==> inputs of 01-22 <==
==> flow/design.v <==
module softmax_4 (
    input wire clk,
    input wire reset,
    input wire start,
    input wire [15:0] in0, in1, in2, in3,     
    output reg [7:0] out0, out1, out2, out3, 
    output reg done
);
    parameter IDLE = 2'd0, EXP = 2'd1, DIVIDE = 2'd2, DONE = 2'd3;
    reg [1:0] state;
    reg [15:0] exp0, exp1, exp2, exp3;
    wire [17:0] sum_exp;
    reg [7:0] result0, result1, result2, result3;
    always @(posedge clk or posedge reset) begin
        if (reset)
            state <= IDLE;
        else begin
            case (state)
                IDLE:    state <= (start) ? EXP : IDLE;
                EXP:     state <= DIVIDE;
                DIVIDE:  state <= DONE;
                DONE:    state <= IDLE;
                default: state <= IDLE;
            endcase
        end
    end
    wire [31:0] x_sq0, x_sq1, x_sq2, x_sq3;
    assign x_sq0 = in0 * in0;
    assign x_sq1 = in1 * in1;
    assign x_sq2 = in2 * in2;
    assign x_sq3 = in3 * in3;
    assign sum_exp = exp0 + exp1 + exp2 + exp3;
    always @(posedge clk) begin
        if (reset) begin
            exp0 <= 0; exp1 <= 0; exp2 <= 0; exp3 <= 0;
            done <= 0;
        end else begin
            case (state)
                EXP: begin
                    exp0 <= 16'd256 + in0 + (x_sq0 >> 9);
                    exp1 <= 16'd256 + in1 + (x_sq1 >> 9);
                    exp2 <= 16'd256 + in2 + (x_sq2 >> 9);
                    exp3 <= 16'd256 + in3 + (x_sq3 >> 9);
                end
                DIVIDE: begin
                    if (sum_exp != 0) begin
                        result0 <= ({8'd0, exp0} * 24'd255) / sum_exp;
                        result1 <= ({8'd0, exp1} * 24'd255) / sum_exp;
                        result2 <= ({8'd0, exp2} * 24'd255) / sum_exp;
                        result3 <= ({8'd0, exp3} * 24'd255) / sum_exp;
                    end else begin
                        result0 <= 0;
                        result1 <= 0;
                        result2 <= 0;
                        result3 <= 0;
                    end
                end
                DONE: begin
                    out0 <= result0;
                    out1 <= result1;
                    out2 <= result2;
                    out3 <= result3;
                    done <= 1;
                end
                default: begin
                    done <= 0;
                end
            endcase
        end
    end
endmodule
==> flow/run.sh <==
#!/bin/bash
# the make line also repeats each setting of config.mk as NAME=value (left out here)
make -C /OpenROAD-flow-scripts/flow DESIGN_CONFIG=/design/flow/config.mk WORK_HOME=/design/flow/orfs CLKGATE_MAP_FILE= finish
==> flow/config.mk <==
export PLATFORM = sky130hd
export DESIGN_NAME = softmax_4
export DESIGN_NICKNAME = softmax_4
export VERILOG_FILES = /design/flow/design.v
export SDC_FILE = /design/flow/constraint.sdc
export NUM_CORES = 4
export LEC_CHECK = 0
export ABC_AREA = 1
export CAP_MARGIN = 0
export CORE_MARGIN = 2
export CORE_UTILIZATION = 72
export CTS_CLUSTER_DIAMETER = 390
export CTS_CLUSTER_SIZE = 10
export PLACE_DENSITY = 0.4
export SLEW_MARGIN = 20
export TNS_END_PERCENT = 5
==> flow/constraint.sdc <==
create_clock -name core_clock -period 27.5 [get_ports {clk}]
set_input_delay 5.5000 -clock core_clock [delete_from_list [all_inputs] [get_ports {clk}]]
set_output_delay 5.5000 -clock core_clock [all_outputs]
set_load 0.01 [all_outputs]
==> 06-25: changes against 01-22 <==
- ABC_AREA: 1 -> not set
- CAP_MARGIN: 0 -> 20
- CORE_UTILIZATION: 72 -> 70
- CTS_CLUSTER_DIAMETER: 390 -> not set
- CTS_CLUSTER_SIZE: 10 -> not set
- PLACE_DENSITY: 0.4 -> not set
- TNS_END_PERCENT: 5 -> not set
==> flow/constraint.sdc (replaced) <==
create_clock -name core_clock -period 46.3 [get_ports {clk}]
set_input_delay 9.2600 -clock core_clock [delete_from_list [all_inputs] [get_ports {clk}]]
set_output_delay 9.2600 -clock core_clock [all_outputs]
set_load 0.01 [all_outputs]
==> reports/metrics.csv <==
metric,value,unit
Cells after Synth,12311,
core area,140000,µm²
"Adder Share, Synth",40.4,%
Top-area cell share,21.8,%
First Err,[ERROR DPL-0033] detailed placement checks failed during check placement.,
aoi share,19.8,%
Cell Type Count,123,
status,aborted with a tool error,
"area fraction in and, or, nand and nor cells",18.3,%
stage reached,clock tree synthesis (4_1_cts),
register area share after synthesis,3.37,%
chip width,379,µm
(the above is from 06-25)
==> reports/metrics.csv <==
metric,value,unit
chip width,377,µm
"area fraction in and, or, nand and nor cells",22.6,%
aoi share,13.0,%
status,aborted with a tool error,
count of library flops with an enable pin,64,
First Err,[ERROR DPL-0033] detailed placement checks failed during check placement.,
stage reached,detailed placement (3_5_place_dp),
register area share after synthesis,3.31,%
"Adder Share, Synth",39.7,%
Top-area cell share,21.4,%
Cell Type Count,90,
(the above is from 01-22)

========
==> zinc <==
RTL: the design.v shown in full above, as it stands there.
Settings: LEC_CHECK=0, ABC_AREA=1, CAP_MARGIN=20, CORE_MARGIN=2, CORE_UTILIZATION=57, HOLD_SLACK_MARGIN=-0.1, SLEW_MARGIN=20; clock period 45.7 ns.
run.sh (not shown) runs the stock make flow with config.mk's settings and CLKGATE_MAP_FILE=.
==> willow (differences from zinc) <==
--- a/flow/config.mk
+++ b/flow/config.mk
@@ -6,8 +6,10 @@
 export NUM_CORES = 4
 export LEC_CHECK = 0
-export ABC_AREA = 1
 export CAP_MARGIN = 20
 export CORE_MARGIN = 2
-export CORE_UTILIZATION = 57
-export HOLD_SLACK_MARGIN = -0.1
-export SLEW_MARGIN = 20
+export CORE_UTILIZATION = 40
+export CTS_CLUSTER_DIAMETER = 223
+export CTS_CLUSTER_SIZE = 98
+export PLACE_DENSITY_LB_ADDON = 0.06
+export SLEW_MARGIN = 40
+export TNS_END_PERCENT = 20
==> flow/constraint.sdc (replaced) <==
create_clock -name core_clock -period 60.0 [get_ports {clk}]
set_input_delay 12.0000 -clock core_clock [delete_from_list [all_inputs] [get_ports {clk}]]
set_output_delay 12.0000 -clock core_clock [all_outputs]
set_load 0.01 [all_outputs]
==> pepper (differences from zinc) <==
--- a/flow/config.mk
+++ b/flow/config.mk
@@ -7,7 +7,8 @@
 export LEC_CHECK = 0
 export ABC_AREA = 1
-export CAP_MARGIN = 20
+export CAP_MARGIN = 15
 export CORE_MARGIN = 2
-export CORE_UTILIZATION = 57
-export HOLD_SLACK_MARGIN = -0.1
+export CORE_UTILIZATION = 72
+export CTS_CLUSTER_DIAMETER = 371
+export CTS_CLUSTER_SIZE = 98
 export SLEW_MARGIN = 20
==> flow/constraint.sdc (replaced) <==
create_clock -name core_clock -period 28.7 [get_ports {clk}]
set_input_delay 5.7400 -clock core_clock [delete_from_list [all_inputs] [get_ports {clk}]]
set_output_delay 5.7400 -clock core_clock [all_outputs]
set_load 0.01 [all_outputs]
==> tundra (differences from zinc) <==
--- a/flow/config.mk
+++ b/flow/config.mk
@@ -6,8 +6,6 @@
 export NUM_CORES = 4
 export LEC_CHECK = 0
-export ABC_AREA = 1
 export CAP_MARGIN = 20
 export CORE_MARGIN = 2
-export CORE_UTILIZATION = 57
-export HOLD_SLACK_MARGIN = -0.1
+export CORE_UTILIZATION = 66
 export SLEW_MARGIN = 20
==> flow/constraint.sdc (replaced) <==
create_clock -name core_clock -period 19.9 [get_ports {clk}]
set_input_delay 3.9800 -clock core_clock [delete_from_list [all_inputs] [get_ports {clk}]]
set_output_delay 3.9800 -clock core_clock [all_outputs]
set_load 0.01 [all_outputs]
==> summary of the runs <==
tundra did not get past global routing, error GRT-0116. pepper ended with an error in detailed placement. zinc never finished: it broke off in global routing. willow passed the timing, design-rule and antenna checks.
Die size, lowest first: pepper, tundra, zinc, willow.
In tundra the synthesized cell count is lower than in zinc, by 15%.
Synthesized area is the same in tundra and willow.
==> figures <==
item                                                                  pepper                      zinc                   willow                  tundra
Post-CTS setup buffers                                                     -                       892                       10                     568
Most frequent cell after synthesis                  sky130_fd_sc_hd__nand2_1  sky130_fd_sc_hd__nand2_1    sky130_fd_sc_hd__ha_1   sky130_fd_sc_hd__ha_1
Number of nets in the synthesized netlist                              17200                     17200                    15000                   15000
Overall die width                                                377 microns               424 microns              500 microns             390 microns
Placement Setup Slack                                                      -                 -12.84 ns                 -4.29 ns               -36.20 ns
Share of the synthesized area in the top cell type                     21.4%                     21.4%                    21.8%                   21.8%
Post-CTS Hold Fix Bufs                                                     -                         0                        0                       0
Run status                                            stopped before the end    stopped before the end  complete, no violations  stopped before the end
Stage where the flow stopped                              detailed placement            global routing                        -          global routing
Unique masters post-synth                                                 90                        90                      123                     123
GPL Wtd Cong                                                            1.02                     0.997                    0.939                    1.06
Simple-Gate Area Share                                                 22.6%                     22.6%                    18.3%                   18.3%
Placement row count                                                      136                       153                      182                     141
Area of the die                                                 142000 sq um              179000 sq um             250000 sq um            152000 sq um
Cell Count Post-Placement                                                  -                     20500                    16100                   17600
Synth mux share                                                      0.0599%                   0.0599%                    5.33%                   5.33%
Post-synthesis instance area                                    100000 sq um              100000 sq um              98500 sq um             98500 sq um
Maximum number of buffers from clock root to sink                          -                         2                        2                       2

========
==> run a <==
Starts from the design.v that is shown in full above.
Settings: LEC_CHECK=0, ABC_AREA=1, CAP_MARGIN=30, CELL_PAD_IN_SITES_DETAIL_PLACEMENT=2, CELL_PAD_IN_SITES_GLOBAL_PLACEMENT=1, CORE_ASPECT_RATIO=1.41, CORE_MARGIN=2, CORE_UTILIZATION=40, CTS_CLUSTER_DIAMETER=390, CTS_CLUSTER_SIZE=61, GPL_ROUTABILITY_DRIVEN=0, MAX_ROUTING_LAYER=met5, PLACE_DENSITY_LB_ADDON=0.28, SLEW_MARGIN=0, TNS_END_PERCENT=35; clock period 49.7 ns.
==> run b (differences from run a) <==
- CAP_MARGIN: 30 -> 20
- CELL_PAD_IN_SITES_DETAIL_PLACEMENT: 2 -> not set
- CELL_PAD_IN_SITES_GLOBAL_PLACEMENT: 1 -> not set
- CORE_ASPECT_RATIO: 1.41 -> not set
- CORE_UTILIZATION: 40 -> 57
- CTS_CLUSTER_DIAMETER: 390 -> 351
- CTS_CLUSTER_SIZE: 61 -> 98
- GPL_ROUTABILITY_DRIVEN: 0 -> not set
- MAX_ROUTING_LAYER: met5 -> not set
- PLACE_DENSITY_LB_ADDON: 0.28 -> not set
- SLEW_MARGIN: 0 -> 20
- TNS_END_PERCENT: 35 -> not set
==> flow/constraint.sdc (replaced) <==
create_clock -name core_clock -period 32.2 [get_ports {clk}]
set_input_delay 6.4400 -clock core_clock [delete_from_list [all_inputs] [get_ports {clk}]]
set_output_delay 6.4400 -clock core_clock [all_outputs]
set_load 0.01 [all_outputs]
==> qor summary <==
quantity	run a	run b
Result of the run	did not finish	complete, but fails checks
Failing step	3_5_place_dp	-
Layout check failures	-	capacitance limit, slew limit, setup timing
Initial standard-cell utilization of the core	40.2%	57.5%
Fraction of the yosys area taken by sequential cells	3.31%	3.31%
Die x size	426 um	424 um
Die ar.	0.255 mm2	0.179 mm2
Top flip-flop cell by instance count after synthesis	sky130_fd_sc_hd__dfxtp_1	sky130_fd_sc_hd__dfxtp_1
Die Height	599 um	424 um
Number of rows created at floorplan	218	153
Synth cell types	90	90
Placeable core region	0.250 mm2	0.174 mm2
Synth top cell by count	sky130_fd_sc_hd__nand2_1	sky130_fd_sc_hd__nand2_1
Count of input and output buffers	99	99
Synthesized chip area reported by yosys	0.100 mm2	0.100 mm2
Area of the mapped netlist	0.100 mm2	0.100 mm2

========
==> inputs of build 25 <==
RTL: the design.v shown in full above, as it stands there.
make LEC_CHECK=0 CAP_MARGIN=25 CELL_PAD_IN_SITES_GLOBAL_PLACEMENT=1 CORE_ASPECT_RATIO=1.8 CORE_MARGIN=6 CORE_UTILIZATION=48 CTS_CLUSTER_DIAMETER=397 CTS_CLUSTER_SIZE=100 GPL_TIMING_DRIVEN=1 MAX_ROUTING_LAYER=met4 MIN_ROUTING_LAYER=met1 PLACE_DENSITY_LB_ADDON=0.24 SLEW_MARGIN=5 TNS_END_PERCENT=100 finish   # period 73.5 ns
==> build 66 (differences from build 25) <==
--- a/flow/config.mk
+++ b/flow/config.mk
@@ -10,5 +10,5 @@
 export CORE_ASPECT_RATIO = 1.8
 export CORE_MARGIN = 6
-export CORE_UTILIZATION = 48
+export CORE_UTILIZATION = 57
 export CTS_CLUSTER_DIAMETER = 397
 export CTS_CLUSTER_SIZE = 100
@@ -16,5 +16,5 @@
 export MAX_ROUTING_LAYER = met4
 export MIN_ROUTING_LAYER = met1
-export PLACE_DENSITY_LB_ADDON = 0.24
+export PLACE_DENSITY_LB_ADDON = 0.29
 export SLEW_MARGIN = 5
-export TNS_END_PERCENT = 100
+export TNS_END_PERCENT = 10
==> build 48 (differences from build 25) <==
==> flow/config.mk (replaced) <==
export PLATFORM = sky130hd
export DESIGN_NAME = softmax_4
export DESIGN_NICKNAME = softmax_4
export VERILOG_FILES = /design/flow/design.v
export SDC_FILE = /design/flow/constraint.sdc
export NUM_CORES = 4
export LEC_CHECK = 0
export CAP_MARGIN = 20
export CORE_MARGIN = 2
export CORE_UTILIZATION = 70
export CTS_CLUSTER_DIAMETER = 205
export CTS_CLUSTER_SIZE = 33
export SLEW_MARGIN = 20
==> flow/constraint.sdc (replaced) <==
create_clock -name core_clock -period 19.9 [get_ports {clk}]
set_input_delay 3.9800 -clock core_clock [delete_from_list [all_inputs] [get_ports {clk}]]
set_output_delay 3.9800 -clock core_clock [all_outputs]
set_load 0.01 [all_outputs]
==> Changelog: implementation <==
## Implementation

- Run status: no timing/DRC/antenna violations
- Initial Util: 57.4%
- Post-Route Utilization: 60.1%
- Drt pass-1 iters: 6
- Clk ins delay skew pair: 0.58 ns
- GRT Util Overall: 34.3%
- CP Max Fanout: 39
- DP Area: 102000 sq um
- Post-CTS Hold Fix Bufs: 0
- RSZ-0062 raised after global routing: no
- Worst reg2reg path endpoint: result2[0]
- R2R depth: 277
- Hold Path Sink: out2[5]
Source of the figures above: build 66

==> Changelog: implementation <==
## Flow update

- Main area contributors: ha_1 (22%), fa_1 (19%), inv_1 (5.6%)
- Last stage: clock tree synthesis
- Yosys warning total: 1
- Run status: aborted with a tool error
- Mapped Cells: 12311
- First Err: [ERROR DPL-0033] detailed placement checks failed during check placement.
- DP Area: 129000 sq um
- Die Y: 379 microns
- Mapped Area: 98500 sq um
- Main logic family: adder cells
- Fraction of registers with async set/reset: 3.01%
- Floorplan Nets: 15011
- CORE AREA: 140000 sq um
Source of the figures above: build 48

==> Changelog: implementation <==
## Implementation

- Run status: no timing/DRC/antenna violations
- DP Area: 103000 sq um
- Initial Util: 48.4%
- Hold Path Sink: out3[6]
- R2R depth: 274
- End of the critical path: result2[0]
- Post-CTS Hold Fix Bufs: 0
- Clk ins delay skew pair: 0.60 ns
- CP Max Fanout: 29
- Worst reg2reg path endpoint: result2[0]
- CORE AREA: 204000 sq um
- Drt pass-1 iters: 6
- GRT Util Overall: 30.4%
Source of the figures above: build 25


========
==> try-raven: inputs <==
Starts from the design.v that is shown in full above.
clock: 73.5 ns
lec_check: 0
cap_margin: 25
cell_pad_in_sites_global_placement: 1
core_aspect_ratio: 1.8
core_margin: 8
core_utilization: 28
gpl_timing_driven: 1
max_routing_layer: met4
min_routing_layer: met2
place_density_lb_addon: 0.24
slew_margin: 5
==> inputs of try-quartz, as changes to try-raven <==
ABC_AREA = 0   (was default)
CAP_MARGIN = 40   (was 25)
CORE_ASPECT_RATIO = 0.54   (was 1.8)
CORE_MARGIN = 3   (was 8)
CORE_UTILIZATION = 36   (was 28)
GPL_TIMING_DRIVEN = 0   (was 1)
TNS_END_PERCENT = 5   (was default)
==> flow/constraint.sdc (replaced) <==
create_clock -name core_clock -period 97.2 [get_ports {clk}]
set_input_delay 19.4400 -clock core_clock [delete_from_list [all_inputs] [get_ports {clk}]]
set_output_delay 19.4400 -clock core_clock [all_outputs]
set_load 0.01 [all_outputs]
==> inputs of try-yarrow, as changes to try-raven <==
CORE_UTILIZATION = 48   (was 28)
CTS_CLUSTER_DIAMETER = 397   (was default)
CTS_CLUSTER_SIZE = 100   (was default)
MIN_ROUTING_LAYER = met1   (was met2)
TNS_END_PERCENT = 10   (was default)
==> results <==
Signal arrival time at the worst endpoint: try-quartz 86.53 ns; try-raven 68.60 ns; try-yarrow 69.29 ns
Global-route wire length before repair: try-quartz 619.9 mm; try-raven 596.1 mm; try-yarrow 509.2 mm
Status: try-quartz no timing/DRC/antenna violations; try-raven no timing/DRC/antenna violations; try-yarrow no timing/DRC/antenna violations
Sum of buffers and inverters on the critical path: try-quartz 43; try-raven 20; try-yarrow 16
Post-synthesis to final-layout area growth: try-quartz 9.519%; try-raven 8.618%; try-yarrow 5.459%
Iteration-0 DRC count of the detailed router: try-quartz 22580; try-raven 21340; try-yarrow 4342
Detailed-route vias per instance: try-quartz 7.956; try-raven 7.345; try-yarrow 5.996
Cell area after layout: try-quartz 107900 sq um; try-raven 107000 sq um; try-yarrow 103900 sq um
Number of antenna violations at the first check in global routing: try-quartz 29; try-raven 13; try-yarrow 6
CP Launch Point: try-quartz exp1[0]$_SDFFE_PP0P_; try-raven exp2[1]$_SDFFE_PP0P_; try-yarrow exp1[1]$_SDFFE_PP0P_
Peak-usage layer in the global routing report: try-quartz met3; try-raven met2; try-yarrow met2
Count of filler cells inserted in the layout: try-quartz 27570; try-raven 38330; try-yarrow 19990
Comb area: try-quartz 88610 sq um; try-raven 88790 sq um; try-yarrow 88670 sq um
